$ cat flow/design.v
`timescale 1ns / 1ps
module debouncer(
   clk,       
   btn_in,
   btn_out
   );
   input clk;       
   input btn_in;
   output btn_out;
   reg r1, r2, r3;
   always @(posedge clk) begin
       r1 <= btn_in;
       r2 <= r1;
       r3 <= r2;
   end
   assign btn_out = r3;
endmodule
`timescale 1ns / 1ps
module clk5Hz(
    CLK,											 
    RST,											 
    CLKOUT										 
    );
	input CLK;
	input RST;
	output CLKOUT;
	reg CLKOUT;
	parameter cntEndVal = 24'h989680;
	reg [23:0] clkCount;
	always @(posedge CLK) begin
			if(RST == 1'b1) begin
					CLKOUT <= 1'b0;
					clkCount <= 24'h000000;
			end
			else begin
					if(clkCount == cntEndVal) begin
							CLKOUT <= ~CLKOUT;
							clkCount <= 24'h000000;
					end
					else begin
							clkCount <= clkCount + 1'b1;
					end
			end
	end
endmodule
`timescale 1ns / 1ps
module clk66kHZ(
        CLK,											 
    RST,											 
    CLKOUT,										 
    RISE,										 
    FALL										 
    );
	input CLK;
	input RST;
	output CLKOUT;
	output RISE;
	output FALL;
	reg CLKOUT;
	parameter cntEndVal = 10'b1011101110;
	reg [9:0] clkCount;
	assign RISE = ~RST & (clkCount == cntEndVal) & ~CLKOUT;
	assign FALL = ~RST & (clkCount == cntEndVal) & CLKOUT;
	always @(posedge CLK) begin
			if(RST == 1'b1) begin
					CLKOUT <= 1'b0;
					clkCount <= 10'b0000000000;
			end
			else begin
					if(clkCount == cntEndVal) begin
							CLKOUT <= ~CLKOUT;
							clkCount <= 10'b0000000000;
					end
					else begin
							clkCount <= clkCount + 1'b1;
					end
			end
	end
endmodule
`timescale 1ns / 1ps
module spiCtrl(
        CLK,
        EN,
        RST,
        sndRec,
        BUSY,
        DIN,
        RxData,
        SS,
        getByte,
        sndData,
        DOUT
    );
			input CLK;						 
			input EN;						 
			input RST;						 
			input sndRec;					 
			input BUSY;						 
			input [7:0] DIN;				 
			input [7:0] RxData;			 
			output SS;						 
			output getByte;				 
			output [7:0] sndData;		 
			output [39:0] DOUT;			 
			reg SS;
			reg getByte;
			reg [7:0] sndData;
			reg [39:0] DOUT;
			parameter [2:0] Idle = 3'd0,
								 Init = 3'd1,
								 Wait = 3'd2,
								 Check = 3'd3,
								 Done = 3'd4;
			reg [2:0] pState;
			reg [2:0] byteCnt;					 
			parameter byteEndVal = 3'd5;				 
			reg [39:0] tmpSR;		 
	always @(posedge CLK) begin
			if(RST == 1'b1) begin
					SS <= 1'b1;
					getByte <= 1'b0;
					sndData <= 8'h00;
					tmpSR <= 40'h0000000000;
					DOUT <= 40'h0000000000;
					byteCnt <= 3'd0;
					pState <= Idle;
			end
			else if(EN == 1'b1) begin
					case(pState)
								Idle : begin
										SS <= 1'b1;								 
										getByte <= 1'b0;						 
										sndData <= 8'h00;						 
										tmpSR <= 40'h0000000000;			 
										DOUT <= DOUT;							 
										byteCnt <= 3'd0;						 
										if(sndRec == 1'b1) begin
											pState <= Init;
										end
										else begin
											pState <= Idle;
										end
								end
								Init : begin
										SS <= 1'b0;								 
										getByte <= 1'b1;						 
										sndData <= DIN;						 
										tmpSR <= tmpSR;						 
										DOUT <= DOUT;							 
										if(BUSY == 1'b1) begin
												pState <= Wait;
												byteCnt <= byteCnt + 1'b1;	 
										end
										else begin
												pState <= Init;
										end
								end
								Wait : begin
										SS <= 1'b0;								 
										getByte <= 1'b0;						 
										sndData <= sndData;					 
										tmpSR <= tmpSR;						 
										DOUT <= DOUT;							 
										byteCnt <= byteCnt;					 
										if(BUSY == 1'b0) begin
												pState <= Check;
										end
										else begin
												pState <= Wait;
										end
								end
								Check : begin
										SS <= 1'b0;								 
										getByte <= 1'b0;						 
										sndData <= sndData;					 
										tmpSR <= {tmpSR[31:0], RxData};	 
										DOUT <= DOUT;							 
										byteCnt <= byteCnt;					 
										if(byteCnt == 3'd5) begin
												pState <= Done;
										end
										else begin
												pState <= Init;
										end
								end
								Done : begin
										SS <= 1'b1;							 
										getByte <= 1'b0;					 
										sndData <= 8'h00;					 
										tmpSR <= tmpSR;					 
										DOUT[39:0] <= tmpSR[39:0];		 
										byteCnt <= byteCnt;				 
										if(sndRec == 1'b0) begin
												pState <= Idle;
										end
										else begin
												pState <= Done;
										end
								end
								default : pState <= Idle;
						endcase
			end
	end
endmodule
`timescale 1ns / 1ps
module SPImode0(
    CLK,
    SCLKIN,
    RISE,
    FALL,
    RST,
    sndRec,
    DIN,
    MISO,
    MOSI,
    SCLK,
    BUSY,
    DOUT
    );
        input CLK;                         
        input SCLKIN;                      
        input RISE;                        
        input FALL;                        
        input RST;                         
        input sndRec;                     
        input [7:0] DIN;                 
        input MISO;                         
        output MOSI;                     
        output SCLK;                     
        output BUSY;                     
        output [7:0] DOUT;             
        wire MOSI;
        wire SCLK;
        wire [7:0] DOUT;
        reg BUSY;
        parameter [1:0] Idle = 2'd0,
                             Init = 2'd1,
                             RxTx = 2'd2,
                             Done = 2'd3;
        reg [4:0] bitCount;                             
        reg [7:0] rSR;                         
        reg [7:0] wSR;                         
        reg [1:0] pState;                     
        reg CE;                                         
        assign SCLK = (CE == 1'b1) ? SCLKIN : 1'b0;
        assign MOSI = wSR[7];
        assign DOUT = rSR;
        always @(posedge CLK) begin
                if(RST == 1'b1) begin
                        wSR <= 8'h00;
                end
                else if(FALL == 1'b1) begin
                        case(pState)
                                Idle : begin
                                        wSR <= DIN;
                                end
                                Init : begin
                                        wSR <= wSR;
                                end
                                RxTx : begin
                                        if(CE == 1'b1) begin
                                                wSR <= {wSR[6:0], 1'b0};
                                        end
                                end
                                Done : begin
                                        wSR <= wSR;
                                end
                        endcase
                end
        end
        always @(posedge CLK) begin
                if(RST == 1'b1) begin
                        rSR <= 8'h00;
                end
                else if(RISE == 1'b1) begin
                        case(pState)
                                Idle : begin
                                        rSR <= rSR;
                                end
                                Init : begin
                                        rSR <= rSR;
                                end
                                RxTx : begin
                                        if(CE == 1'b1) begin
                                                rSR <= {rSR[6:0], MISO};
                                        end
                                end
                                Done : begin
                                        rSR <= rSR;
                                end
                        endcase
                end
        end
        always @(posedge CLK) begin
                if(RST == 1'b1) begin
                        CE <= 1'b0;                 
                        BUSY <= 1'b0;             
                        bitCount <= 4'h0;         
                        pState <= Idle;         
                end
                else if(FALL == 1'b1) begin
                        case (pState)
                            Idle : begin
                                    CE <= 1'b0;                 
                                    BUSY <= 1'b0;             
                                    bitCount <= 4'd0;         
                                    if(sndRec == 1'b1) begin
                                        pState <= Init;
                                    end
                                    else begin
                                        pState <= Idle;
                                    end
                            end
                            Init : begin
                                    BUSY <= 1'b1;             
                                    bitCount <= 4'h0;         
                                    CE <= 1'b0;                 
                                    pState <= RxTx;         
                            end
                            RxTx : begin
                                    BUSY <= 1'b1;                         
                                    bitCount <= bitCount + 1'b1;     
                                    if(bitCount >= 4'd8) begin
                                            CE <= 1'b0;
                                    end
                                    else begin
                                            CE <= 1'b1;
                                    end
                                    if(bitCount == 4'd8) begin
                                            pState <= Done;
                                    end
                                    else begin
                                            pState <= RxTx;
                                    end
                            end
                            Done : begin
                                    CE <= 1'b0;             
                                    BUSY <= 1'b1;         
                                    bitCount <= 4'd0;     
                                    pState <= Idle;
                            end
                            default : pState <= Idle;
                        endcase
                end
        end
endmodule
`timescale 1ns / 1ps
module PmodJSTK(
        CLK,
			RST,
			sndRec,
			DIN,
			MISO,
			SS,
			SCLK,
			MOSI,
			DOUT
    );
			input CLK;						 
			input RST;						 
			input sndRec;					 
			input [7:0] DIN;				 
			input MISO;						 
			output SS;						 
			output SCLK;					 
			output MOSI;					 
			output [39:0] DOUT;			 
			wire SS;
			wire SCLK;
			wire MOSI;
			wire [39:0] DOUT;
			wire getByte;									 
			wire [7:0] sndData;							 
			wire [7:0] RxData;							 
			wire BUSY;										 
			wire iSCLK_rise;								 
			wire iSCLK_fall;								 
			wire iSCLK;										 
			spiCtrl SPI_Ctrl(
					.CLK(CLK),
					.EN(iSCLK_fall),
					.RST(RST),
					.sndRec(sndRec),
					.BUSY(BUSY),
					.DIN(DIN),
					.RxData(RxData),
					.SS(SS),
					.getByte(getByte),
					.sndData(sndData),
					.DOUT(DOUT)
			);
			SPImode0 SPI_Int(
					.CLK(CLK),
					.SCLKIN(iSCLK),
					.RISE(iSCLK_rise),
					.FALL(iSCLK_fall),
					.RST(RST),
					.sndRec(getByte),
					.DIN(sndData),
					.MISO(MISO),
					.MOSI(MOSI),
					.SCLK(SCLK),
					.BUSY(BUSY),
					.DOUT(RxData)
			);
			clk66kHZ SerialClock(
					.CLK(CLK),
					.RST(RST),
					.CLKOUT(iSCLK),
					.RISE(iSCLK_rise),
					.FALL(iSCLK_fall)
			);
endmodule
`timescale 1ns / 1ps
module VGAdriver(
    input clk,    
    input reset,         
    output video_on,     
    output hsync,        
    output vsync,        
    output p_tick,       
    output [9:0] x,      
    output [9:0] y       
    );
    parameter HD = 640;              
    parameter HF = 48;               
    parameter HB = 16;               
    parameter HR = 96;               
    parameter HMAX = HD+HF+HB+HR-1;  
    parameter VD = 480;              
    parameter VF = 10;               
    parameter VB = 33;               
    parameter VR = 2;                
    parameter VMAX = VD+VF+VB+VR-1;  
	reg  [1:0] r_25MHz;
	wire w_25MHz;
	always @(posedge clk)
		if(reset)
		  r_25MHz <= 0;
		else
		  r_25MHz <= r_25MHz + 1;
	assign w_25MHz = (r_25MHz == 0) ? 1 : 0;  
    reg [9:0] h_count_reg, h_count_next;
    reg [9:0] v_count_reg, v_count_next;
    reg v_sync_reg, h_sync_reg;
    wire v_sync_next, h_sync_next;
    always @(posedge clk)
        if(reset) begin
            v_count_reg <= 0;
            h_count_reg <= 0;
            v_sync_reg  <= 1'b0;
            h_sync_reg  <= 1'b0;
        end
        else begin
            v_count_reg <= v_count_next;
            h_count_reg <= h_count_next;
            v_sync_reg  <= v_sync_next;
            h_sync_reg  <= h_sync_next;
        end
    always @(posedge clk)                            
        if(reset)
            h_count_next <= 0;
        else if(w_25MHz)
            if(h_count_reg == HMAX)                  
                h_count_next <= 0;
            else
                h_count_next <= h_count_reg + 1;         
    always @(posedge clk)
        if(reset)
            v_count_next <= 0;
        else if(w_25MHz)
            if(h_count_reg == HMAX)                  
                if((v_count_reg == VMAX))            
                    v_count_next <= 0;
                else
                    v_count_next <= v_count_reg + 1;
    assign h_sync_next = (h_count_reg >= (HD+HB) && h_count_reg <= (HD+HB+HR-1));
    assign v_sync_next = (v_count_reg >= (VD+VB) && v_count_reg <= (VD+VB+VR-1));
    assign video_on = (h_count_reg < HD) && (v_count_reg < VD);  
    assign hsync  = h_sync_reg;
    assign vsync  = v_sync_reg;
    assign x      = h_count_reg;
    assign y      = v_count_reg;
    assign p_tick = w_25MHz;
endmodule
`timescale 1ns / 1ps
`timescale 1ns / 1ps
module pixelGenerator(
    clk, reset, up, down, video_on, x, y, switch, posdata, score, pause,
    rgb
    );
    input clk;  
    input reset;    
    input up;
    input down;
    input video_on;
    input [9:0] x;
    input [9:0] y;
    input [9:0] posdata;
    input switch;
    input pause;
    output reg score;
    output reg [11:0] rgb;
        parameter X_MAX = 639;
        parameter Y_MAX = 479;
        wire refresh_tick;
        assign refresh_tick = ((y == 481) && (x == 0)) ? 1 : 0;  
        parameter X_WALL_L = 32;    
        parameter X_WALL_R = 39;     
        parameter X_PAD_L = 600;
        parameter X_PAD_R = 603;     
        wire [9:0] y_pad_t, y_pad_b;
        parameter PAD_HEIGHT = 72;   
        reg [9:0] y_pad_reg, y_pad_next;
        parameter PAD_VELOCITY = 3;      
        parameter BALL_SIZE = 8;
        wire [9:0] x_ball_l, x_ball_r;
        wire [9:0] y_ball_t, y_ball_b;
        reg [9:0] y_ball_reg, x_ball_reg;
        wire [9:0] y_ball_next, x_ball_next;
        reg [9:0] x_delta_reg, x_delta_next;
        reg [9:0] y_delta_reg, y_delta_next;
        parameter BALL_VELOCITY_POS = 2;
        parameter BALL_VELOCITY_NEG = -2;
        wire [2:0] rom_addr, rom_col;    
        reg [7:0] rom_data;              
        wire rom_bit;                    
        always @(posedge clk)
            if(reset) begin
                y_pad_reg <= 0;
                x_ball_reg <= 10'd320;           
                y_ball_reg <= 10'd240;
                x_delta_reg <= 10'h002;
                y_delta_reg <= 10'h002;
            end else if(pause) begin
                y_pad_reg <= y_pad_reg;
                x_ball_reg <= x_ball_reg;
                y_ball_reg <= y_ball_reg;
                x_delta_reg <= x_delta_reg;
                y_delta_reg <= y_delta_reg;
            end else begin
                y_pad_reg <= y_pad_next;
                x_ball_reg <= x_ball_next;
                y_ball_reg <= y_ball_next;
                x_delta_reg <= x_delta_next;
                y_delta_reg <= y_delta_next;
            end
        always @*
            case(rom_addr)
                3'b000 :    rom_data = 8'b00111100;  
                3'b001 :    rom_data = 8'b01111110;  
                3'b010 :    rom_data = 8'b11111111;  
                3'b011 :    rom_data = 8'b11111111;  
                3'b100 :    rom_data = 8'b11111111;  
                3'b101 :    rom_data = 8'b11111111;  
                3'b110 :    rom_data = 8'b01111110;  
                3'b111 :    rom_data = 8'b00111100;  
            endcase
        wire wall_on, pad_on, sq_ball_on, ball_on;
        wire [11:0] wall_rgb, pad_rgb, ball_rgb, bg_rgb;
        assign wall_on = ((X_WALL_L <= x) && (x <= X_WALL_R)) ? 1 : 0;
        assign wall_rgb = 12'hAAA;       
        assign pad_rgb = 12'hAAA;        
        assign ball_rgb = 12'hFFF;       
        assign bg_rgb = 12'h111;        
        assign y_pad_t = y_pad_reg;                              
        assign y_pad_b = y_pad_t + PAD_HEIGHT - 1;               
        assign pad_on = (X_PAD_L <= x) && (x <= X_PAD_R) &&      
                        (y_pad_t <= y) && (y <= y_pad_b);
                always @* begin
                    if(switch == 1) begin
                    y_pad_next = y_pad_reg;      
                    if(refresh_tick)
                        if(up & (y_pad_t > PAD_VELOCITY))
                            y_pad_next = y_pad_reg - PAD_VELOCITY;
                        else if(down & (y_pad_b < (Y_MAX - PAD_VELOCITY))) 
                           y_pad_next = y_pad_reg + PAD_VELOCITY;
                    end else begin
                        y_pad_next = y_pad_reg;      
                        if(refresh_tick)
                            if((posdata > 10'd530) & (y_pad_t > PAD_VELOCITY))
                                y_pad_next = y_pad_reg - PAD_VELOCITY; 
                            else if((posdata < 10'd500) & (y_pad_b < (Y_MAX - PAD_VELOCITY)))
                                y_pad_next = y_pad_reg + PAD_VELOCITY;
                    end
                end
                assign x_ball_l = x_ball_reg;
                assign y_ball_t = y_ball_reg;
                assign x_ball_r = x_ball_l + BALL_SIZE - 1;
                assign y_ball_b = y_ball_t + BALL_SIZE - 1;
                assign sq_ball_on = (x_ball_l <= x) && (x <= x_ball_r) &&
                                    (y_ball_t <= y) && (y <= y_ball_b);
                assign rom_addr = y[2:0] - y_ball_t[2:0];    
                assign rom_col = x[2:0] - x_ball_l[2:0];     
                assign rom_bit = rom_data[rom_col];          
                assign ball_on = sq_ball_on & rom_bit;       
                assign x_ball_next = (refresh_tick) ? x_ball_reg + x_delta_reg : x_ball_reg;
                assign y_ball_next = (refresh_tick) ? y_ball_reg + y_delta_reg : y_ball_reg;    
                always @* begin
                    score = 1'b0;
                    x_delta_next = x_delta_reg;
                    y_delta_next = y_delta_reg;
                    if(y_ball_t < 1)                                             
                        y_delta_next = BALL_VELOCITY_POS;                        
                    else if(y_ball_b > Y_MAX)                                    
                        y_delta_next = BALL_VELOCITY_NEG;                        
                    else if(x_ball_l <= X_WALL_R)                                
                        x_delta_next = BALL_VELOCITY_POS;                        
                    else if((X_PAD_L <= x_ball_r) && (x_ball_r <= X_PAD_R) &&
                            (y_pad_t <= y_ball_b) && (y_ball_t <= y_pad_b)) begin     
                        x_delta_next = BALL_VELOCITY_NEG;                        
                        score = 1'b1;
                        end
                end  
                always @*
                    if(~video_on)
                        rgb = 12'h000;       
                    else
                        if(wall_on)
                            rgb = wall_rgb;      
                        else if(pad_on)
                            rgb = pad_rgb;       
                        else if(ball_on)
                            rgb = ball_rgb;      
                        else
                            rgb = bg_rgb;        
            endmodule
`timescale 1ns / 1ps
module scorecounter(
   input clk,
   input reset,
   input d_inc, d_clr,
   output [3:0] dig0, dig1, dig2, dig3
   );
   reg [3:0] r_dig0, r_dig1, r_dig2, r_dig3;
   reg d_inc_q;      
   always @(posedge clk)
       if(reset)
           d_inc_q <= 1'b0;
       else
           d_inc_q <= d_inc;
   always @(posedge clk)
       if(reset) begin
           r_dig3 <= 0;
           r_dig2 <= 0;
           r_dig1 <= 0;
           r_dig0 <= 0;
       end else begin
            if(d_inc & ~d_inc_q) begin
                if (r_dig0 == 9 && r_dig1 == 9) begin
                            r_dig0 <= 0;
                            r_dig1 <= 0;
                            if (r_dig2 == 9 && r_dig3 == 9) begin
                                r_dig2 <= 4'b0;
                                r_dig3 <= 4'b0;
                            end
                            else if (r_dig2 == 9) begin
                                r_dig2 <= 4'b0;
                                r_dig3 <= r_dig3 + 4'b1;
                            end
                            else begin
                                r_dig2 <= r_dig2 + 4'b1;
                            end
                        end
                        else if (r_dig0 == 9) begin
                            r_dig0 <= 4'b0;
                            r_dig1 <= r_dig1 + 4'b1;
                        end
                        else begin
                            r_dig0 <= r_dig0 + 4'b1;
                        end
                    end 
            end
   assign dig0 = r_dig0;
   assign dig1 = r_dig1;
   assign dig2 = r_dig2;
   assign dig3 = r_dig3;
endmodule
`timescale 1ns / 1ps
module sevenSeg(
		CLK,
		RST,
		DIN1,
		DIN2,
		DIN3,
        DIN4,
		AN,
		SEG
   );
			input CLK;						 
			input RST;						 
			input [3:0] DIN1;				 
			input [3:0] DIN2;				 
			input [3:0] DIN3;				 
			input [3:0] DIN4;				 
			output [3:0] AN;				 
			output [6:0] SEG;				 
			reg [3:0] AN;
			reg [6:0] SEG;
			parameter cntEndVal = 16'hC350;
			reg [15:0] clkCount;
			reg DCLK;
			reg [1:0] CNT;
			wire [15:0] bcdData1;
			wire [15:0] bcdData2;
			reg [3:0] muxData;
			always @(*) begin
					if(RST == 1'b1) begin
							muxData = 4'b0000;
					end
					else begin
							case (CNT)
									2'b00 : muxData = DIN1;
									2'b01 : muxData = DIN2;
									2'b10 : muxData = DIN3;
									2'b11 : muxData = DIN4;
							endcase
					end
			end
			always @(posedge CLK) begin
					if(RST == 1'b1) begin
							SEG <= 7'b1000000;
					end
					else if(DCLK == 1'b1) begin
							case (muxData)
									4'h0 : SEG <= 7'b1000000;   
									4'h1 : SEG <= 7'b1111001;   
									4'h2 : SEG <= 7'b0100100;   
									4'h3 : SEG <= 7'b0110000;   
									4'h4 : SEG <= 7'b0011001;   
									4'h5 : SEG <= 7'b0010010;   
									4'h6 : SEG <= 7'b0000010;   
									4'h7 : SEG <= 7'b1111000;   
									4'h8 : SEG <= 7'b0000000;   
									4'h9 : SEG <= 7'b0010000;   
									default : SEG <= 7'b1111111;
							endcase
					end
			end
			always @(posedge CLK) begin
					if(RST == 1'b1) begin
							AN <= 4'b0000;
					end
					else if(DCLK == 1'b1) begin
							case (CNT)
									4'h0 : AN <= 4'b1110;   
									4'h1 : AN <= 4'b1101;   
									4'h2 : AN <= 4'b1011;   
									4'h3 : AN <= 4'b0111;   
									default : AN <= 4'b1111;
							endcase
					end
			end	
			always @(posedge CLK) begin
					if(RST == 1'b1)
							CNT <= 2'b00;
					else if(DCLK == 1'b1)
							CNT <= CNT + 1'b1;
			end
			always @(posedge CLK) begin
							if(RST == 1'b1) begin
									DCLK <= 1'b0;
									clkCount <= 16'h0000;
							end
							else if(clkCount == cntEndVal) begin
									DCLK <= 1'b1;
									clkCount <= 16'h0000;
							end
							else begin
									DCLK <= 1'b0;
									clkCount <= clkCount + 1'b1;
							end
			end
endmodule
`timescale 1ns / 1ps
module top(
        clk, reset, up, down, hsync, vsync, rgb, pmod_switch, pause_switch,
         MISO, SW, SS, MOSI, SCLK, LED, an, seg
    );
     input clk;
     input reset;
     input up;
     input down;
     input pmod_switch;
     input pause_switch;
     output hsync;
     output vsync;
     output [11:0] rgb;
     input MISO;					 
     input [2:0] SW;             
     output SS;                     
     output MOSI;                 
     output SCLK;                 
     output [2:0] LED;			 
     output [3:0] an;			 
     output [6:0] seg;             
     wire w_reset, w_up, w_down, w_vid_on, w_p_tick;
     wire [9:0] w_x, w_y;
     reg [11:0] rgb_reg;
     wire [11:0] rgb_next;
     wire SS;						 
     wire MOSI;                     
     wire SCLK;                     
     reg [2:0] LED;                 
     wire [3:0] an;                 
     wire [6:0] seg;             
     wire [7:0] sndData;
     wire sndRec;
     wire [39:0] jstkData;
     wire [9:0] posData;
     wire score;
     wire [3:0] dig0, dig1, dig2, dig3;
     reg d_inc, d_clr;
     PmodJSTK PmodJSTK_Int(
             .CLK(clk),
             .RST(reset),
             .sndRec(sndRec),
             .DIN(sndData),
             .MISO(MISO),
             .SS(SS),
             .SCLK(SCLK),
             .MOSI(MOSI),
             .DOUT(jstkData)
                 );
      clk5Hz genSndRec(
             .CLK(clk),
             .RST(reset),
             .CLKOUT(sndRec)
     );
      assign posData = {jstkData[25:24], jstkData[39:32]};
      assign sndData = {8'b100000, {SW[1], SW[2]}};
      always @(*) begin
              if(reset == 1'b1) begin
                      LED = 3'b000;
              end
              else begin
                      LED = {jstkData[1], {jstkData[2], jstkData[0]}};
              end
      end
     VGAdriver vga(.clk(clk), .reset(w_reset), .video_on(w_vid_on), .hsync(hsync), .vsync(vsync), .p_tick(w_p_tick), .x(w_x), .y(w_y));
     pixelGenerator pg(.clk(clk), .reset(w_reset), .up(w_up), .down(w_down),.video_on(w_vid_on), .x(w_x), .y(w_y), .switch(pmod_switch), .posdata(posData), .score(score), .pause(pause_switch), .rgb(rgb_next));
     debouncer btReset(.clk(clk), .btn_in(reset), .btn_out(w_reset));
     debouncer btnU(.clk(clk), .btn_in(up), .btn_out(w_up));
     debouncer btnD(.clk(clk), .btn_in(down), .btn_out(w_down));
     scorecounter gs(.clk(clk), .reset(reset), .d_inc(d_inc), .d_clr(d_clr), .dig0(dig0), .dig1(dig1), .dig2(dig2), .dig3(dig3));
     sevenSeg display(
                              .CLK(clk),
                              .RST(reset),
                              .DIN1(dig0),
                              .DIN2(dig1),
                              .DIN3(dig2),
                              .DIN4(dig3),
                              .AN(an),
                              .SEG(seg)
                      );
      always @(*) begin
            d_clr = 1'b0; 
            d_inc = 1'b0;
            if(score)
                d_inc = 1'b1;
      end                
     always @(posedge clk)
         if(w_p_tick)
             rgb_reg <= rgb_next;
     assign rgb = rgb_reg;
endmodule
$ cat flow/run.sh
#!/bin/bash
# the make line also repeats each setting of config.mk as NAME=value (left out here)
make -C /OpenROAD-flow-scripts/flow DESIGN_CONFIG=/design/flow/config.mk WORK_HOME=/design/flow/orfs CLKGATE_MAP_FILE= finish
$ cat flow/config.mk
export PLATFORM = sky130hd
export DESIGN_NAME = top
export DESIGN_NICKNAME = top
export VERILOG_FILES = /design/flow/design.v
export SDC_FILE = /design/flow/constraint.sdc
export NUM_CORES = 4
export LEC_CHECK = 0
export CAP_MARGIN = 20
export CORE_MARGIN = 2
export CORE_UTILIZATION = 72
export SLEW_MARGIN = 20
$ cat flow/constraint.sdc
create_clock -name core_clock -period 6.72 [get_ports {clk}]
set_input_delay 1.3440 -clock core_clock [delete_from_list [all_inputs] [get_ports {clk}]]
set_output_delay 1.3440 -clock core_clock [all_outputs]
set_load 0.01 [all_outputs]
==> summary.txt, run 1 <==
The run has ended; figures from its reports follow.

The flow ran to the end and the layout has no timing, DRC or antenna violations. The HPWL after detailed placement came out at 20860 µm. Summed over all instances, the cell type with the most area after synthesis is sky130_fd_sc_hd__dfxtp_1.

The buffer and inverter count on the worst path is 1. The flip-flop and latch count after synthesis is 262. The post-synthesis cell count from yosys came out at 1613.

The synthesis log from Yosys contains 10 warnings. The instance tally after logic synthesis came out at 1613. The leakage power is 5.931 nW. The critical setup path kind is flip-flop to flip-flop.

Per the synthesis report, the simple-gate share of the synthesized area is 21.02%. The chip occupies between 20000 and 25000 µm². The startpoint identified for the worst register-to-register timing path is pg.y_ball_reg[1]. The multiplexer share of the synthesized area came out at 2.548%. The number of gates on the worst path with buffers counted came out at 12.

The worst path required time is 7.10 ns. On the critical path, the stage with the largest delay is an instance of sky130_fd_sc_hd__a2111oi_0. Yosys attributes the largest share of cell area to sky130_fd_sc_hd__dfxtp_1 (37%), sky130_fd_sc_hd__ha_1 (11%), sky130_fd_sc_hd__nor2_1 (5.5%). The wire length per cell after detailed routing is 16.34 µm. The most critical min-delay path falls under flip-flop to flip-flop. The x dimension of the die came out at 143.4 µm. Among cell families on the critical path, the largest total delay comes from AND-OR/OR-AND gates.

Before any placement, the netlist area is recorded as 14000 µm². After detailed routing, the total wire length is 30840 µm. The synthesis run shows the most used standard cells to be sky130_fd_sc_hd__dfxtp_1 (259), sky130_fd_sc_hd__nor2_1 (204), sky130_fd_sc_hd__ha_1 (118). Across the routed clock network, the largest skew measured is 0.03923 ns.

The element type at the critical path end is a flip-flop. The net count reported at finish came out at approximately 1700. The antenna diode count came out at 0. The fraction of the mapped netlist area in adder cells came out at roughly 11%. The fraction of the yosys area taken by sequential cells is 37.69%. The proportion of total power due to net switching is 21.25%. The count of max-cap constraint violations came out at 0.

The pin count of the biggest net entering global routing is 82. The slew at the pin closest to its max-slew limit came out at 1.084 ns. The average size of a mapped cell came out at 8.678 µm². The worst setup margin came out at 2.211 ns.

The maximum cell stage delay along the critical path is 0.94 ns. The routability congestion estimate from global placement is 0.9616. Once iteration 0 of detailed routing completed, the report listed 837 DRC markers. The number of hold-repair buffers added at the cts stage came out at 0.

The parity-gate share of the synthesized area counting xor and xnor cells is 6.963%. The number of cell rows came out at 50. The net count after synthesis is 1744.

The core utilization before placement came out at 74.09%. The final timing report lists a hold violation count of 0. The post-cts gate resize count came out at 0. The group that draws the most power in this run is clock.

The yosys stat chip area came out at approximately 14000 µm². The count of nets left with antenna violations after detail routing came out at 0. The die boundary height is about 140 µm. The number of cells traversed by the worst hold path came out at 0. TritonCTS built the clock tree. The portion of total power attributed to sequential cells came out at around half. TritonCTS reports the number of clock sinks as approximately 260.

The insertion delay at the late pin of the worst-skew pair is 0.57 ns. Per the synthesis report, the AND-OR/OR-AND share of the synthesized area is 15.71%. The fraction of registers with async set or reset after synthesis is 0%. The count of non-filler cells in the finished layout is 1887. The biggest fanout along the worst timing path is 13.

The area overhead of the layout relative to synthesis is 9.788%. The overall track demand over capacity in global routing came out at between 30% and 40%. The start point of the critical path is pg.y_ball_reg[1].

The destination of the worst register-to-register timing path is rgb_reg[6]. The worst voltage drop across the vdd grid is 0.0002354 V. The worst hold path startpoint is btReset.r1. Including well taps, the total number of placed cells is 1836. The global-route wire length before repair is 51630 µm. The via count of the first global-routing pass came out at roughly 11000. OpenSTA, run right after detailed placement, puts the worst setup slack at roughly 2.1 ns. The count of port buffers added during placement is 39. The power report attributes to the combinational group a share of 2.3%. The number of top-level design ports came out at 41. The power per cell area is 212.1 nW/µm². Of the post-synthesis cell area, the dominant cell type holds a little under two fifths. The detailed router placed 11600 vias in this run. The tool warning count came out at 55. The via density per instance is about 6.1.

The post-CTS setup repair buffer count is 0. The power dissipated in sequential cells came out at about 1.6 mW. For reference, the top logic cell family by area is simple AND/OR/NAND/NOR gates. Counting flops with a built-in enable in the synthesized netlist gives 3.

The post-route total power is 3.260 mW. The post-detailed-route DRC marker count is 0. The fill cell total of the finished layout came out at 1277. The final timing report lists a max-slew violation count of 0. The data arrival time of the critical path came out at 4.88 ns. The dominant register cell in the synthesized netlist is sky130_fd_sc_hd__dfxtp_1.

The register clock-pin slew on the reported worst setup and hold paths is 0.06 ns. The combinational group power came out at ~74 µW. The kind of launch point of the worst setup path is a flip-flop. The routed design could run at a clock period as short as 4.509 ns. The first-pass iteration count of the detailed router came out at 5. The number of antenna violations at the first check in global routing came out at 0. The core footprint is approximately 19000 µm². The relative max-transition margin came out at ~26%. CTS reports a maximum clock tree buffer depth of 3. The most frequent cell on the critical path is sky130_fd_sc_hd__ha_1. The power report lists cell-internal power as 2.567 mW. The ratio of final minimum period to clock period is 67.09%. The number of distinct library cell variants in the gate-level netlist after synthesis is 91. The timing report gives the worst reg2reg path a setup slack of 2.21 ns. The switching component of the power came out at 692.8 µW.

The signal on the critical path passes through inv_1, ha_1, nor4_1, xnor2_1, ha_1, and3_1, nand3_1, a2111oi_0, nand3b_1, and2_1, a311o_1, nor3_1. The clock distribution power came out at between 1.5 and 2 mW. Counting cells, the worst reg-to-reg path comes to 12.

The most common cell in the synthesized netlist is sky130_fd_sc_hd__dfxtp_1. The number of clock buffers inserted by TritonCTS came out at 28. The end-of-flow timing check tallies setup violations at 0. Looking at the clock tree report, the root buffer type is sky130_fd_sc_hd__clkbuf_16. The final total negative setup slack is 0 ns. The maximum operating frequency came out at 221.8 MHz. The endpoint of the worst hold path is reported as btReset.r2.

According to the timing report, the critical path is captured at rgb_reg[6]. Setup repair after global routing left no endpoint under its margin. The overflow left after global routing came out at 0.

Of the total power, the clock network draws 49.3%. The H-tree depth came out at 1.
-- metrics by stage --
| stage | util, % | area (µm²) | hold slack [ns] |
|---|---|---|---|
| detailed placement | 76.05 | 14370 | 0.3121 |
| floorplan | - | 14000 | 0.3096 |
| CTS | 81.33 | 15370 | 0.3267 |
| global placement | 76.05 | 14370 | 0.3107 |
| finish | 81.34 | 15370 | 0.3265 |
| global route | 81.34 | 15370 | 0.3294 |
-- layout make-up --
cell class / count / area [µm²] / area share (%)
clock buffers: 37 / 814.5 / 5.300
clock inverters: 14 / 182.7 / 1.189
inverters: 81 / 304.0 / 1.979
multi-input cells: 1187 / 8024 / 52.21
flip-flops and latches: 262 / 5276 / 34.33
well taps: 260 / 325.3 / 2.117
repair buffers: 46 / 440.4 / 2.866
-- metal layers --
layer	vias up	part of all wire, %	GRT usage (%)	wire (µm)
met5	-	0	0	0
met4	0	3.1	10.06	958
met3	87	5.9	3.865	1814
met2	407	48	51.70	14870
met1	5409	43	39.67	13190
li1	5698	-	-	-
==> run 2: changes to the inputs <==
- CORE_UTILIZATION: 72 -> 20
- HOLD_SLACK_MARGIN: not set -> 0.15
- MAX_ROUTING_LAYER: not set -> met4
- SETUP_SLACK_MARGIN: not set -> 1.22
- clock period: 6.72 -> 4.36 ns (I/O delays scaled with it)
==> run 2 against run 1 <==
Wire length increased by 4.9%. Global-route usage decreased by 21 points. Combinational power increased by about 60%. Hold slack got worse by 0.0010 ns. Critical path depth increased by 2. Area after synthesis unchanged. Register-to-register slack got worse by 1.3 ns. Power increased by 56%. Utilization decreased by 57 points. Largest cell class unchanged. Largest power group unchanged.
==> summary.txt, run 2 <==
The run has ended; figures from its reports follow.

The total instance count after detailed placement is 2526. The parity-gate share of the synthesized area counting xor and xnor cells came out at 6.963%. Checking max transition, the worst relative margin is 37.84%.

The most critical hold endpoint after final layout shows a slack of 0.3255 ns. The ratio of final minimum period to clock period came out at 78.68%. In this run the critical register-to-register path is captured at gs.r_dig0[2]. The biggest fanout along the worst timing path is 7.

The combinational group power came out at 119 µW. The instance tally after logic synthesis is around 1600. The fraction of registers with async set or reset after synthesis came out at 0%. According to the hold report, the worst path is of the flip-flop to flip-flop type. The register clock-pin slew on the reported worst setup and hold paths is 0.07 ns.

The stage logs contain a warning count of about 56. Listed in order, past its start point the critical path passes or3_4, a21oi_4, nor2_2, xnor2_2, ha_1, nand2b_1, mux2_4, nand3b_4, a2111oi_4, buf_6, o211ai_1, buf_4, or4_1, a21oi_1. Per the detailed placement report, the placed cell area equals 15390 µm². In the post-synthesis netlist, the biggest area contributors are sky130_fd_sc_hd__dfxtp_1 (37%), sky130_fd_sc_hd__ha_1 (11%), sky130_fd_sc_hd__nor2_1 (5.5%). The most frequently used library cell after synthesis is sky130_fd_sc_hd__dfxtp_1.

The fraction of the yosys area taken by sequential cells is 37.69%. The slew at the pin closest to its max-slew limit is approximately 0.93 ns. Per the OpenROAD timing report, the critical path contains 14 cells. The total standard cell area after synthesis came out at 14000 µm². Looking at the power breakdown, combinational cells take 2.3% of the total.

The count of nets left with antenna violations after detail routing is 0. The final instance area came out at between 15000 and 20000 µm². The post-detailed-route DRC marker count came out at 0.

The overall via count from detail_route came out at 11250. TritonCTS built the clock tree. The final critical delay including setup and external delays came out at around 3.4 ns. The yosys stat chip area is 14000 µm².

Registers are responsible for a little under half of the overall power. The buffer and inverter count on the worst path came out at 2. The count of port buffers added during placement came out at 39. The power dissipated in sequential cells came out at 2.43 mW.

The number of antenna violations at the first check in global routing is 0. The fraction of the mapped netlist area in adder cells came out at 11.05%. Measured in cells, the most critical reg-to-reg path has a length of 14. The core footprint is 68950 µm². The setup violation total in the final timing report came out at 0. The relative contribution of the clock network to total power is 49.8%. The count of max-cap constraint violations is 0. The area share of and-or/or-and cells after synthesis is between 10% and 20%. The slowest cell on the critical path is sky130_fd_sc_hd__or3_4. The largest total area in the synthesized netlist belongs to sky130_fd_sc_hd__dfxtp_1. For this run, the script counts the antenna cells in the layout as 0.

The post-synthesis cell count from yosys came out at 1613. The HPWL after detailed placement is about 22000 µm. The net count reported at finish came out at 1785.

The insertion delay at the late pin of the worst-skew pair came out at 0.58 ns. In this run the horizontal extent of the chip is 268.6 µm. The overflow left after global routing is 0. The clock distribution power is 2.53 mW. The flow ran to the end and the layout has no timing, DRC or antenna violations. After clock tree synthesis, the flow added hold-fix buffers numbering 0. The number of cell rows is around 96. The number of flops mapped to enable cells by yosys came out at 3. In the log, the iteration count for the first detailed-route pass is 6.

The area overhead of the layout relative to synthesis came out at 20.72%. The wire length per cell after detailed routing is around 12 µm. The number of distinct library cell variants in the gate-level netlist after synthesis came out at slightly above 90.

For reference, the critical path is launched at pg.y_pad_reg[0]. The number of clock buffers inserted by TritonCTS is 28. Setup repair after global routing could not meet its margin everywhere. The number of top-level design ports is 41.

The maximum operating frequency came out at 291.5 MHz. The design draws about 5.1 mW. The proportion of total power due to net switching came out at a little under a quarter.

The via count of the first global-routing pass was 10740. The routability congestion estimate from global placement came out at roughly 0.83. The maximum cell stage delay along the critical path came out at 0.43 ns.

In the synthesized netlist, mux cells make up 2.548% of the area. The flip-flop and latch count after synthesis came out at 262. The count of endpoints failing hold in the final timing report is 0. For the final database, setup skew stands at 0.02861 ns.

The tally of yosys warning messages came out at 10. The via density per instance came out at 4.316. By count the netlist is led by sky130_fd_sc_hd__dfxtp_1 (259), sky130_fd_sc_hd__nor2_1 (204), sky130_fd_sc_hd__ha_1 (118).

STA lists the startpoint of the worst register-to-register path as pg.y_pad_reg[0]. The final total negative setup slack is 0 ns. The average size of a mapped cell came out at 8.678 µm². The critical path ends at gs.r_dig0[2].

The endpoint of the worst hold path is reported as btReset.r3. The overall track demand over capacity in global routing came out at 9.217%. The die boundary height came out at 268.6 µm. The largest part of the power goes to clock. The violation tally from detailed-route iteration zero came out at 585. Per the OpenROAD floorplan log, the area of the die is 72120 µm². The count of non-filler cells in the finished layout is ~2600.

The register-to-register setup slack came out at 0.93 ns. The family with the most delay on the worst path is simple AND/OR/NAND/NOR gates. The internal portion of the total power is 3.896 mW.

Summed over all layers, the routed wires come to 32360 µm. The core utilization before placement is 20.30%. The number of cells traversed by the worst hold path came out at 0. The setup path with the least slack is of type flip-flop to flip-flop. The H-tree depth is 1. The worst path required time is slightly below 5 ns. The leakage power is 6.216 nW. Of the post-synthesis cell area, the dominant cell type holds 37.04%. The element type at the critical path end is a flip-flop. The tree built by TritonCTS fans out to 262 sinks. The worst voltage drop across the vdd grid is 0.0001920 V. The switching component of the power is 1.178 mW. Looking at hold timing, the worst path starts from btReset.r2. The data arrival time of the critical path is 3.92 ns. The main logic family after synthesis is simple AND/OR/NAND/NOR gates. The floorplan net count came out at 1744. The library cell used as clock root buffer is sky130_fd_sc_hd__clkbuf_16. The pin count of the biggest net entering global routing is approximately 53. The most used flip-flop cell after synthesis is sky130_fd_sc_hd__dfxtp_1. The first global-routing pass estimated 54380 µm of wire. Per the final report, max-transition violations number 0.

The power per cell area is 300.2 nW/µm². The worst setup path is launched from a flip-flop. The simple-gate share of the synthesized area is approximately a fifth.

Counting along the longest clock path gives a buffer depth of 3.
-- run 2: what timing repair did --
action	CTS	global route
cloned	1	0
setup endpoints to repair	20	29
setup buffers	23	5
pin swaps	22	20
gates resized	36	32
-- run 2: area by class of cell --
type | instances | area [µm²]
Multi-Input combinational cell | 1188 | 8328
Timing Repair Buffer | 93 | 808.3
Clock buffer | 29 | 704.4
Inverter | 81 | 309.0
Clock inverter | 23 | 279.0
Sequential cell | 262 | 5304
Tap cell | 931 | 1165
Fill cell | 7526 | 52050
-- run 2: through the flow --
step                utilization (%)  worst slack [ns]
CTS                           24.23            0.9513
floorplan                         -             1.014
global placement              22.32            0.5083
global route                  24.51            0.8089
finish                        24.51            0.9298
detailed placement            22.32            0.3873
-- run 2: routing by layer --
| metal | vias to the layer above | track usage (%) | share of wire [%] |
|---|---|---|---|
| met3 | 39 | 1.370 | 3.5 |
| met5 | - | - | 0 |
| met4 | 0 | 2.312 | 1.7 |
| li1 | 5782 | - | - |
| met2 | 154 | 14.22 | 44 |
| met1 | 5276 | 12.58 | 51 |
==> run 3: changes to the inputs <==
- CAP_MARGIN: 20 -> 35
- CELL_PAD_IN_SITES_DETAIL_PLACEMENT: not set -> 0
- CORE_UTILIZATION: 20 -> 60
- GPL_ROUTABILITY_DRIVEN: not set -> 0
- GPL_TIMING_DRIVEN: not set -> 1
- HOLD_SLACK_MARGIN: 0.15 -> not set
- MAX_ROUTING_LAYER: met4 -> not set
- MIN_ROUTING_LAYER: not set -> met1
- PLACE_DENSITY: not set -> 0.38
- SETUP_SLACK_MARGIN: 1.22 -> not set
- SLEW_MARGIN: 20 -> 0
- clock period: 4.36 -> 2.95 ns (I/O delays scaled with it)
==> run 3 against run 2 <==
Register-to-register slack worse by 1.4 ns. Utilization up 49 points. Clock skew up 0.0012 ns. Final cell count down 21%. Clock power up 33%. Highest routed layer unchanged. Combinational power up 53%. Worst setup slack worse by 1.4 ns. First-iteration DRC count up 13%. The layout now fails its checks (negative setup slack). Design area down 1.5%. Critical path type unchanged.
==> summary.txt, run 3 <==
The run has ended; figures from its reports follow.

The proportion of total power due to net switching came out at ~22%. The overall track demand over capacity in global routing is 26.40%. The wire length per cell after detailed routing came out at 15.80 µm. Yosys reports that the most numerous cell types are sky130_fd_sc_hd__dfxtp_1 (259), sky130_fd_sc_hd__nor2_1 (204), sky130_fd_sc_hd__ha_1 (118). The fill cell total of the finished layout came out at 1787. Before antenna repair, the detailed router went through 5 iterations. The number of gates on the worst path with buffers counted came out at 13. The clock skew after layout came out at 0.02985 ns.

Of the total synthesized cell area, the portion taken by full adders, half adders and majority gates is 11.05%. The cell taking the most area after synthesis is sky130_fd_sc_hd__dfxtp_1. The floorplan step set the die width to around 160 µm. The instance area after placement is 15360 µm². In the post-synthesis netlist, the biggest area contributors are sky130_fd_sc_hd__dfxtp_1 (37%), sky130_fd_sc_hd__ha_1 (11%), sky130_fd_sc_hd__nor2_1 (5.5%). Synthesis produced a netlist with a net count of 1744. The via count of the first global-routing pass is 11200.

The insertion delay at the late pin of the worst-skew pair came out at 0.57 ns. The post-detailed-route DRC marker count is 0. Of the available clock period, the critical path in the final layout requires 114.7%. The final critical delay including setup and external delays came out at 3.385 ns. The biggest fanout along the worst timing path came out at 7. The setup violation total in the final timing report is 19.

The number of antenna violations at the first check in global routing came out at 0. Per the post-CTS timing run, clock transition at the registers of the reported paths is 0.06 ns. The internal power of the cells totals 5.572 mW. 41 I/O pins were placed.

The combinational group power came out at 182 µW. The report puts the cell count of the worst reg-to-reg path at 13. The worst setup path is launched from a flip-flop. The fraction of the yosys area taken by sequential cells is 37.69%. The highest clock rate this design can be run at is 295.4 MHz. Ranked by power, first place goes to sequential cells. Setup repair after global routing could not meet its margin everywhere. Global route summary, busiest routing layer listed as met2.

The buffer and inverter count on the worst path is 1. The report lists the cells along the critical path as or3_4, a21oi_4, nor2_2, xnor2_2, ha_1, nand2b_1, mux2_4, nand3b_4, a2111oi_4, buf_6, o2111ai_4, or4_4, a21oi_2. The first global-routing pass estimated between 50000 and 60000 µm of wire. The die boundary height came out at 156.7 µm.

The library cell used as clock root buffer is sky130_fd_sc_hd__clkbuf_16. The core footprint is 22780 µm². The switching component of the power is approximately 1.6 mW. In this run the most critical hold path is launched from btnU.r2. The share of total power dissipated in combinational logic is approximately 2.6%. The worst setup margin came out at -0.4348 ns. The clock distribution power came out at 3.36 mW. The end point of the critical path is gs.r_dig2[3]. The count of max-cap constraint violations came out at 0. The number of distinct library cell variants in the gate-level netlist after synthesis is just over 90. The maximum count of clock buffers along a single path came out at 3. The count of endpoints failing hold in the final timing report is 0. The net count reported at finish is 1866. The flow ran to the end, but the layout failed its checks. The antenna diode count came out at 0. Once detailed placement completed, the half-perimeter wirelength came to 23010 µm.

A clean result was blocked by negative setup slack. The utilization after layout came out at 73.09%. The via density per instance is between 5 and 6. The share of Yosys cell area claimed by the top area cell type is 37.04%. The parity-gate share of the synthesized area counting xor and xnor cells is 6.963%. The area overhead of the layout relative to synthesis is 18.94%. Among all stages on the critical path, the largest delay is contributed by sky130_fd_sc_hd__or4_4. The main logic family after synthesis is simple AND/OR/NAND/NOR gates.

The end point of the most critical hold path is btnU.r3. The post-placement worst setup slack came out at -0.5393 ns. The fraction of registers with async set or reset after synthesis is 0%. The total standard cell area after synthesis came out at between 10000 and 15000 µm². Entering global routing, the biggest net connects 84 pins. For this design, the sink count on the clock tree is 262. The synthesized netlist was found by Yosys to have 1613 cells. The number of cell rows is 55. The synthesis report names the predominant flop master as sky130_fd_sc_hd__dfxtp_1. The start point of the critical path is pg.y_pad_reg[1]. For the worst setup path, the data arrival time is approximately 3.9 ns. The power dissipated in sequential cells came out at 3.60 mW. Detailed routing inserted a total of between 10000 and 15000 vias. The power per cell area is 428.7 nW/µm². Averaged over all synthesized cells, the footprint is 8.678 µm². The leakage power came out at 6.565 nW. The floorplan step records an initial core utilization of around three fifths. The global routing report lists met1 layer usage as between 30% and 40%. The multiplexer share of the synthesized area came out at 2.548%.

Sorting the synthesis cell report by count puts at the top sky130_fd_sc_hd__dfxtp_1. Clock tree synthesis inserted a total of 28 buffers. The type recorded for the worst min-delay path is flip-flop to flip-flop. The overflow left after global routing is 0. The number of cells traversed by the worst hold path came out at 0. Looking at the setup timing report, the critical path kind is flip-flop to flip-flop. The H-tree depth came out at 1. The post-route total power is just over 7 mW. The overall die area came out at about 25000 µm².

The simple-gate share of the synthesized area came out at 21.02%. The OpenROAD report gives the critical path a required time of 3.43 ns. The portion of total power attributed to sequential cells is 50.4%.

The tool warning count is 58. The endpoint identified for the worst register-to-register timing path is gs.r_dig2[3]. The worst flop-to-flop path startpoint is pg.y_pad_reg[1].

The family with the most delay on the worst path is simple AND/OR/NAND/NOR gates. The count of port buffers added during placement is 39. The worst voltage drop across the vdd grid came out at 0.0005922 V. Wires add up to 32700 µm. The finished cells cover 16650 µm². For reference, the final report shows the max-slew violation count at 0. The yosys stat chip area came out at 14000 µm².

The slew at the pin closest to its max-slew limit is 0.8047 ns. The worst setup path is captured at a flip-flop. The maximum cell stage delay along the critical path came out at about 0.53 ns.

The flip-flop and latch count after synthesis is around 260. The count of nets left with antenna violations after detail routing came out at 0. The violation tally from detailed-route iteration zero is between 600 and 700.

The instance tally after logic synthesis is 1613. The relative max-transition margin is 46.35%. The area share of and-or/or-and cells after synthesis is 15.71%. Global routing consumed, on the met3 layer, 3.434% of the routing resources. Setup slack on the worst reg-to-reg path comes out at -0.43 ns. The tally of yosys warning messages is 10.

The relative contribution of the clock network to total power is ~47%. The number of flops mapped to enable cells by yosys is 3. TritonCTS built the clock tree.

The met2 usage in global routing came out at 46.78%.
-- run 3: through the flow --
| stage | hold slack (ns) | TNS [ns] | instances |
|---|---|---|---|
| 2_1_floorplan | 0.3096 | -5.202 | 1613 |
| 3_3_place_gp | 0.3119 | -6.437 | 2005 |
| 3_5_place_dp | 0.3121 | -7.956 | 2005 |
| 4_1_cts | 0.3266 | -4.676 | 2062 |
| 5_1_grt | 0.3324 | -7.939 | 2069 |
| 6_report | 0.3251 | -5.268 | 2069 |
-- run 3: cell type report --
type	instances	area, µm²	area share (%)
Tap cell	313	391.6	2.352
Clock inverter	15	152.6	0.9169
Sequential cell	262	5293	31.79
Clock buffer	36	730.7	4.389
Inverter	81	304.0	1.826
Timing Repair Buffer	174	1413	8.485
Multi-Input combinational cell	1188	8364	50.24
-- run 3: per-layer routing --
metal  vias to the layer above  wire [µm]
met3                        68       1001
met2                       195      16110
li1                       5964          -
met5                         -          0
met4                         0       1069
met1                      5601      14510
-- run 3: what timing repair did --
action / CTS / global route
gates cloned: 1 / 0
pin swaps: 5 / 35
hold buffers: 0 / 0
endpoints found under the setup margin: 20 / 29
setup buffers: 5 / 9
resized: 14 / 45
==> run 4: changes to the inputs <==
- ABC_AREA: not set -> 1
- CAP_MARGIN: 35 -> 20
- CELL_PAD_IN_SITES_DETAIL_PLACEMENT: 0 -> not set
- CORE_UTILIZATION: 60 -> 72
- CTS_CLUSTER_DIAMETER: not set -> 27
- CTS_CLUSTER_SIZE: not set -> 15
- GPL_ROUTABILITY_DRIVEN: 0 -> not set
- GPL_TIMING_DRIVEN: 1 -> not set
- MIN_ROUTING_LAYER: met1 -> not set
- PLACE_DENSITY: 0.38 -> 0.74
- SETUP_SLACK_MARGIN: not set -> 0.84
- SLEW_MARGIN: 0 -> 20
- clock period: 2.95 -> 2.84 ns (I/O delays scaled with it)
==> run 4 against run 3 <==
The run now fails in global routing. Area after synthesis grew 0.90%. Synthesized cell count is 19% higher. Die area shrank 16%.
==> summary.txt, run 4 <==
Results of the implementation run.

The flow did not finish. The flow halted during global routing. The tool reported: "[ERROR GRT-0116] Global routing finished with congestion. Check the congestion regions in the DRC Viewer". The tally of yosys warning messages is 10. The routability congestion estimate from global placement is 0.9714. Among all cell types in the netlist, the one instantiated most often is sky130_fd_sc_hd__nand2_1. A synthesized cell averages about 7.4 µm².

The post-synth count of flops with an enable pin is 3. After Yosys synthesis, and, or, nand and nor cells account for about 25% of the synthesized area. The H-tree depth is 2.

Sorting the synthesized cells by area gives the leading types as sky130_fd_sc_hd__dfxtp_1 (37%), sky130_fd_sc_hd__ha_1 (10%), sky130_fd_sc_hd__nand2_1 (9.2%). The cell sitting at the root of the clock tree is a sky130_fd_sc_hd__clkbuf_16. After synthesis, the most frequently instantiated cells are sky130_fd_sc_hd__nand2_1 (345), sky130_fd_sc_hd__dfxtp_1 (259), sky130_fd_sc_hd__inv_1 (244). The yosys stat chip area is 14120 µm².

After synthesis, the largest family of logic cells by area is simple AND/OR/NAND/NOR gates. The overflow left after global routing is 28. The clock passes through at most 3 buffers.

The die is 144.1 µm wide. The region available for standard cell placement spans 19330 µm². The number of distinct library cell variants in the gate-level netlist after synthesis is 58.

The buffer_ports step reported a buffer count of 39. The core utilization before placement is 73.05%. The cell taking the most area after synthesis is sky130_fd_sc_hd__dfxtp_1. The post-synth register bit count is 262. In this run the vertical extent of the chip is 144.1 µm.

Row generation in the floorplan step produced 51 rows. Pin placement for this block handled 41 I/O pins. The synthesis report gives the async set-or-reset register share as 0%. The number of cells reported by Yosys stat comes to between 1500 and 2000. The total standard cell area after synthesis came out at 14120 µm². The area share of and-or/or-and cells after synthesis came out at 15.00%. Looking at the cell usage after synthesis, the top flip-flop cell is sky130_fd_sc_hd__dfxtp_1. TritonCTS created 55 clock buffers. CTS saw ~260 sinks.

The synthesized netlist devotes 10.88% of its cell area to adder and majority cells. The overall die area is 20750 µm². For reference, XOR and XNOR gates occupy under 10% of the area reported after synthesis.

The multiplexer share of the synthesized area came out at 0.07973%. The floorplan net count is slightly above 2000. Per Yosys stat, the portion of area used by sequential elements is 37.35%. The synthesized design devotes to its leading area cell type a little under two fifths of total area.

Counting every instance in the synthesized netlist gives roughly 1900. According to the dpl log, the detail-placed design has an HPWL of roughly 24000 µm. In the global route stage, overall resource usage came out at 76.13%.
-- run 4: per-layer routing --
| layer | overflow | GRT usage (%) |
|---|---|---|
| met1 | 0 | 74.04 |
| met2 | 9 | 92.81 |
| met3 | 2 | 61.42 |
| met4 | 17 | 79.72 |
| met5 | 0 | 28.07 |
-- run 4: repair_timing --
| action | CTS |
|---|---|
| hold endpoints to repair | 0 |
| hold buffers | 0 |
| setup endpoints to repair | 198 |
| buffers inserted | 104 |
| cloned | 12 |
| pin swaps | 86 |
| gates resized | 284 |
-- run 4: per-stage QoR --
stage          hold slack [ns]  std cells  worst slack [ns]  cell area (µm²)  utilization (%)
2_1_floorplan           0.3096       1916            0.1574            14310                -
3_3_place_gp            0.3100       2206           0.06980            15090            78.03
3_5_place_dp            0.3143       2206          0.002191            15090            78.03
4_1_cts                 0.3277       2420           0.08165            18900            97.76
==> run 5: changes to the inputs <==
- ABC_AREA: 1 -> not set
- CAP_MARGIN: 20 -> 35
- CELL_PAD_IN_SITES_DETAIL_PLACEMENT: not set -> 2
- CORE_MARGIN: 2 -> 6
- CORE_UTILIZATION: 72 -> 43
- CTS_CLUSTER_DIAMETER: 27 -> not set
- CTS_CLUSTER_SIZE: 15 -> not set
- GPL_ROUTABILITY_DRIVEN: not set -> 0
- GPL_TIMING_DRIVEN: not set -> 1
- MIN_ROUTING_LAYER: not set -> met2
- PLACE_DENSITY: 0.74 -> 0.38
- SETUP_SLACK_MARGIN: 0.84 -> not set
- SLEW_MARGIN: 20 -> 0
- clock period: 2.84 -> 4.34 ns (I/O delays scaled with it)
==> run 5 against run 4 <==
The run now finishes clean. Synthesized cell count is 16% lower. Die area grew 78%. Area after synthesis down 0.89%.
==> summary.txt, run 5 <==
The run has ended; figures from its reports follow.

The register-to-register setup slack came out at around 0.36 ns. The maximum operating frequency came out at 251.0 MHz. The post-CTS setup repair buffer count came out at 0. The longest clock path from root to sink contains 3 buffers.

Of the total synthesized cell area, the portion taken by full adders, half adders and majority gates is 11.05%. The slowest stage of the critical path is the sky130_fd_sc_hd__a2111oi_4 cell. In the synthesized netlist the async set-or-reset flop fraction comes to 0%. TritonCTS reports the number of clock sinks as 262. The kind of launch point of the worst setup path is a flip-flop. The average instance in the mapped netlist occupies between 8 and 9 µm².

The count of endpoints failing hold in the final timing report came out at 0. In this run, power in flip-flops and latches comes to between 2 and 2.5 mW. Sequential cells account for 44.2% of the total power. Combinational power for this build is 126 µW. The HPWL after detailed placement came out at 28940 µm.

The worst hold path startpoint is btReset.r2. The multiplexer share of the synthesized area is 2.548%. The destination of the worst register-to-register timing path is gs.r_dig3[1]. The post-detailed-route DRC marker count came out at 0. The cell-mix breakdown from Yosys lists the compound-gate area share as 15.71%. In the post-synthesis netlist, the biggest area contributors are sky130_fd_sc_hd__dfxtp_1 (37%), sky130_fd_sc_hd__ha_1 (11%), sky130_fd_sc_hd__nor2_1 (5.5%). Power attributed to the clock group is 2.97 mW. The floorplan report gives the top-level pin count as ~40.

The total standard cell area after synthesis came out at 14000 µm². The proportion of total power due to net switching is between 20% and 30%. The via count of the first global-routing pass is 19180. Setup repair after global routing left no endpoint under its margin. The violation tally from detailed-route iteration zero came out at 1979. The core utilization before placement is between 40 and 50%. The antenna diode count is 0. The cell sitting at the root of the clock tree is a sky130_fd_sc_hd__clkbuf_16. The pin count of the biggest net entering global routing is between 50 and 60. The share of Yosys cell area claimed by the top area cell type came out at 37.04%. Dividing the detail-routed via count by the number of cells gives 7.816. Walking the worst path, the cells encountered are or3_1, a21oi_1, xnor2_1, inv_1, ha_1, and4_1, a221oi_1, o221ai_2, a2111oi_4, o211ai_1, or3_1, a21oi_1. The run finished with no timing, DRC or antenna violations.

In this run the worst path has a maximum fanout of 7. The final critical delay including setup and external delays came out at ~4 ns. Power spread over the standard cell area amounts to between 300 and 400 nW/µm². Of the total power, the clock network draws approximately 54%. The post-cts gate resize count came out at 0.

In the post-synthesis netlist, the cell with the most instances is sky130_fd_sc_hd__dfxtp_1. The insertion delay at the late pin of the worst-skew pair came out at 0.61 ns. The number of distinct library cell variants in the gate-level netlist after synthesis came out at 91. The post-synthesis cell count from yosys is 1613. The analysis attributes to cell leakage a power of 6.158 nW. TritonCTS built the clock tree. The worst setup path is captured at a flip-flop. The number of antenna violations at the first check in global routing was 0. The core footprint is 31800 µm². The overall die area came out at ~37000 µm². The number of cell rows came out at 65. The count of port buffers added during placement is 39.

Sorting the synthesized cells by how often they occur yields sky130_fd_sc_hd__dfxtp_1 (259), sky130_fd_sc_hd__nor2_1 (204), sky130_fd_sc_hd__ha_1 (118). The number of cells on the worst reg-to-reg path is 12. The finished design was reported to have a net count of approximately 1800. In this run the VDD rail shows a maximum IR drop of ~0.00034 V. The launch point of the worst register-to-register path is recorded as pg.y_pad_reg[1]. The path type of the worst min-delay path is flip-flop to flip-flop. The report gives the cell count of the worst hold path as 0.

The routed layout has between 15000 and 20000 vias. Across all stage logs, warnings added up to 55. The clock skew after layout came out at 0.01988 ns. The x dimension of the die is 192.4 µm. The number of slew-limit violations in the final report is 0. The pin closest to its max-slew limit shows a slew of approximately 0.93 ns.

The longest incremental delay of any stage on the critical path is reported as between 0.5 and 0.6 ns. The internal cell power came out at 4.303 mW. The tally of yosys warning messages came out at 10. The routed design shows a wire length per standard cell of 20.36 µm. Global routing used 34.15% of the available tracks across all layers.

The combinational group share of total power is approximately 2.3%. The worst setup path is of the flip-flop to flip-flop kind. The first-pass iteration count of the detailed router is 12. The overflow left after global routing came out at 0. The number of gates on the worst path with buffers counted came out at 12.

The die boundary height is 192.4 µm. In this run the power spent charging and discharging nets is 1.241 mW. The global-route wire length before repair came out at 68830 µm. The top power consumer group is clock. The number of clock buffers inserted by TritonCTS came out at 31. The data arrival time of the critical path is 4.51 ns. The flip-flop and latch count after synthesis is ~260. The largest total area in the synthesized netlist belongs to sky130_fd_sc_hd__dfxtp_1.

The relative max-transition margin is 37.83%. The number of flops mapped to enable cells by yosys is 3. The ratio of final minimum period to clock period is between 90 and 100%. The family with the most delay on the worst path is AND-OR/OR-AND gates. The buffer and inverter count on the worst path is 1.

The number of hold-repair buffers added at the cts stage came out at 0. For this run, the leading register cell type out of synthesis is sky130_fd_sc_hd__dfxtp_1. Per the CTS log, the maximum H-tree level is 1. Power comes to 5.545 mW. The register clock-pin slew on the reported worst setup and hold paths is 0.06 ns. The simple-gate share of the synthesized area is 21.02%. Per STA, the startpoint of the critical path is pg.y_pad_reg[1]. Max-cap violations in this run came to 0. The synthesized netlist handed to floorplanning was reported with a cell count of between 1500 and 2000. The end point of the critical path is gs.r_dig3[1]. The main logic family after synthesis is simple AND/OR/NAND/NOR gates. The worst hold path terminates at btReset.r3. For the worst setup path, the data required time is 4.87 ns. The parity-gate share of the synthesized area counting xor and xnor cells is 6.963%. The setup violation total in the final timing report is 0. The count of nets left with antenna violations after detail routing came out at 0. The fraction of the yosys area taken by sequential cells is 37.69%. After detailed routing, the total wire length is about 43000 µm.

The area overhead of the layout relative to synthesis is 14.14%. The final total negative setup slack is 0 ns. The yosys stat chip area came out at between 10000 and 15000 µm². The floorplan net count is 1744.
-- run 5: through the flow --
stage | area, µm² | instances | hold slack [ns] | utilization (%) | setup WS (ns)
5_1_grt | 15980 | 2098 | 0.3341 | 50.24 | 0.0003313
3_3_place_gp | 14800 | 2039 | 0.3108 | 46.56 | 0.4057
2_1_floorplan | 14000 | 1613 | 0.3096 | - | 0.6434
3_5_place_dp | 14810 | 2040 | 0.3153 | 46.57 | 0.2546
6_report | 15980 | 2098 | 0.3166 | 50.24 | 0.3553
4_1_cts | 15970 | 2098 | 0.3252 | 50.21 | 0.2468
-- run 5: area by class of cell --
| class | instances | area, µm² |
|---|---|---|
| inverters | 81 | 304.0 |
| well taps | 435 | 544.3 |
| fillers | 3426 | 15820 |
| repair buffers | 75 | 655.6 |
| flip-flops and latches | 262 | 5276 |
| clock buffers | 40 | 869.6 |
| multi-input cells | 1187 | 8040 |
| clock inverters | 18 | 286.5 |
-- run 5: metal layers --
metal  track usage, %  routed length [µm]  vias to the layer above
met1                -                   0                     5715
met5            3.134                  27                        -
li1                 -                   -                     5708
met3            42.52               16230                      361
met2            44.49               23590                     4613
met4            6.365                2853                        2
==> run 6: changes to the inputs <==
- ABC_AREA: not set -> 1
- CELL_PAD_IN_SITES_DETAIL_PLACEMENT: 2 -> 0
- CORE_MARGIN: 6 -> 3
- CORE_UTILIZATION: 43 -> 69
- MIN_ROUTING_LAYER: met2 -> met1
- PLACE_DENSITY: 0.38 -> not set
- PLACE_DENSITY_LB_ADDON: not set -> 0.29
- clock period: 4.34 -> 3.03 ns (I/O delays scaled with it)
==> run 6 against run 5 <==
Count of clock-buffer cells in the layout is 6 lower. Global-route usage is 4.2 points lower. Still clean on timing, DRC and antenna. Synthesized cell count is 19% higher.
==> summary.txt, run 6 <==
The run has ended; figures from its reports follow.

The leakage component of the power was reported as 6.485 nW. The cell-mix breakdown from Yosys lists the XOR/XNOR area share as 2.791%. The area used by sequential logic in the layout is 5279 µm².

The global-route wire length before repair is 56670 µm. The number of cell rows is 51. In this run the register-to-register setup slack is 0.08 ns. For the worst flop-to-flop path, the logic depth is 18.

The register clock-pin slew on the reported worst setup and hold paths is 0.06 ns. The largest part of the power goes to sequential cells. The power dissipated in sequential cells is ~3.5 mW. The cell sequence reported for the critical path is inv_2, ha_4, nor3_4, nand2_2, nor3_4, xnor2_2, ha_4, nand3_2, nor2_4, nand4_4, a21oi_4, nand3_2, nor2_4, buf_6, nand3_2, nand2_1, nand2_1, nor2_1.

The relative contribution of the clock network to total power is 46.7%. The share of Yosys cell area claimed by the top area cell type is between 30% and 40%. The via count of the first global-routing pass came out at 12750. The count of endpoints failing hold in the final timing report came out at 0. The number of slew-limit violations in the final report is 0.

Setup slack closes at approximately 0.08 ns. The overflow left after global routing is 0. Per the CTS log, the maximum H-tree level is 1. The maximum operating frequency came out at 338.9 MHz.

The most critical setup path has its endpoint at gs.r_dig2[2]. The final total negative setup slack is 0 ns. For reference, the top cells by area after synthesis are sky130_fd_sc_hd__dfxtp_1 (37%), sky130_fd_sc_hd__ha_1 (10%), sky130_fd_sc_hd__nand2_1 (9.2%). The capture point of the worst register-to-register path is recorded as gs.r_dig2[2]. The number of gates on the worst path with buffers counted came out at 18. The detail route stage leaves a number of antenna-violating nets equal to 0.

Among the stages of the critical path, the cell type that occurs most often is sky130_fd_sc_hd__nand3_2. The slew at the pin closest to its max-slew limit is 0.7020 ns. TritonCTS built the clock tree. Summing all non-filler instances in the final layout gives an area of approximately 16000 µm². In the synthesized netlist, the cells that appear most often are sky130_fd_sc_hd__nand2_1 (345), sky130_fd_sc_hd__dfxtp_1 (259), sky130_fd_sc_hd__inv_1 (244). The relative max-transition margin is between 50% and 60%. The average size of a mapped cell is 7.371 µm². Endpoints with negative setup slack in the final report add up to 0. Summing over the stages, the warning tally comes to 53.

The setup path with the least slack is of type flip-flop to flip-flop. The die boundary height came out at roughly 150 µm. Entering global routing, the biggest net connects 53 pins. The kind of launch point of the worst setup path is a flip-flop.

The fraction of the mapped netlist area in adder cells is 10.88%. The buffer and inverter count on the worst path came out at 2. The detailed-route wire length came out at 34590 µm. The overall via count from detail_route came out at 13300. The floorplan net count is ~2000. The first-pass iteration count of the detailed router came out at 6. The antenna diode count is 0.

The number of clock buffers inserted by TritonCTS is 26. The violation tally from detailed-route iteration zero came out at 971. The worst voltage drop across the vdd grid came out at 0.0004888 V. STA lists the startpoint of the worst hold path as btnD.r1.

The post-route total power came out at 6.910 mW. The switching component of the power came out at 1.493 mW. The power per cell area came out at 431.6 nW/µm².

The yosys stat chip area came out at 14120 µm². The simple-gate share of the synthesized area came out at ~25%. The tally of yosys warning messages is 10. For this run, the share of the core covered by cells in the final layout is 80.92%. The path with the worst hold slack has its endpoint at btnD.r2.

The core footprint is between 15000 and 20000 µm². The area share of and-or/or-and cells after synthesis is between 10% and 20%. The most frequently used cell type in the post-synthesis netlist is sky130_fd_sc_hd__nand2_1. The via density per instance came out at 5.882. Global routing used 29.96% of the available tracks across all layers. Per the run summary, max-cap violations total 0. The portion of total power attributed to sequential cells came out at approximately 51%. The number of flops mapped to enable cells by yosys came out at 3. The total standard cell area after synthesis is approximately 14000 µm².

The instance area after placement came out at 14890 µm². Looking at the cell usage after synthesis, the top flip-flop cell is sky130_fd_sc_hd__dfxtp_1. The final critical delay including setup and external delays is around 3 ns. From synthesis to final layout, the design area changed by 13.34%. The multiplexer share of the synthesized area is 0.07973%. The overall die area came out at between 20000 and 25000 µm². Dividing the final minimum period by the clock period gives 97.39%. The core utilization before placement came out at 71.40%.

The fraction of the yosys area taken by sequential cells is 37.35%. The maximum cell stage delay along the critical path came out at 0.35 ns. The worst flop-to-flop path startpoint is pg.y_ball_reg[2]. The run finished with no timing, DRC or antenna violations. The count of clock tree sinks came out at 262. The x dimension of the die came out at 149.1 µm.

The internal cell power came out at 5.416 mW. The synthesized netlist was found by Yosys to have 1916 cells. The number of top-level design ports came out at 41. The clock skew after layout came out at between 0.009 and 0.01 ns.

Looking at the power breakdown, combinational cells take 2.8% of the total. The number of cells on the worst hold path is listed as 0. In this run the clock root is driven by a sky130_fd_sc_hd__clkbuf_16. The OpenROAD report gives the critical path a required time of 3.49 ns. After synthesis the netlist holds a flip-flop and latch count of 262. The HPWL after detailed placement came out at 23760 µm. For reference, the top logic cell family by area is simple AND/OR/NAND/NOR gates. The data arrival time of the critical path came out at approximately 3.4 ns.

The maximum count of clock buffers along a single path is 3. The net count reported at finish is ~2100. The insertion delay at the late pin of the worst-skew pair is 0.54 ns.

Synthesis handed over a netlist of approximately 1900 instances. In this design, the largest share of critical-path delay is due to simple AND/OR/NAND/NOR gates. The biggest fanout along the worst timing path came out at 6.

The post-CTS hold buffer count recorded in the log is 0. The clock distribution power is 3.23 mW. The wire length per cell after detailed routing came out at 15.30 µm.
-- run 6: what timing repair did --
action / 4_1_cts / 5_1_grt
endpoints found under the setup margin: 10 / 19
setup buffers: 4 / 6
resized: 3 / 28
endpoints found under the hold margin: 0 / 0
pin swaps: 3 / 14
-- run 6: final cells by class --
class	count	area share, %
Timing Repair Buffer	92	5.018
Multi-Input combinational cell	1343	48.60
Tap cell	265	2.071
Clock inverter	13	0.8598
Sequential cell	262	32.98
Clock buffer	34	4.565
Inverter	252	5.909
-- run 6: stage by stage --
step	cells	hold WS [ns]
floorplan	1916	0.3096
global placement	2204	0.3098
detailed placement	2204	0.3121
CTS	2255	0.3254
global route	2261	0.3357
finish	2261	0.3237
-- run 6: layer usage --
metal / track usage (%) / share of wire [%] / up-vias
met5: 0 / 0 / -
met4: 15.01 / 5.3 / 0
met3: 4.376 / 7.1 / 157
met2: 51.96 / 47 / 554
met1: 36.28 / 40 / 6106
li1: - / - / 6482
Power is estimated from default activity; no workload was simulated.
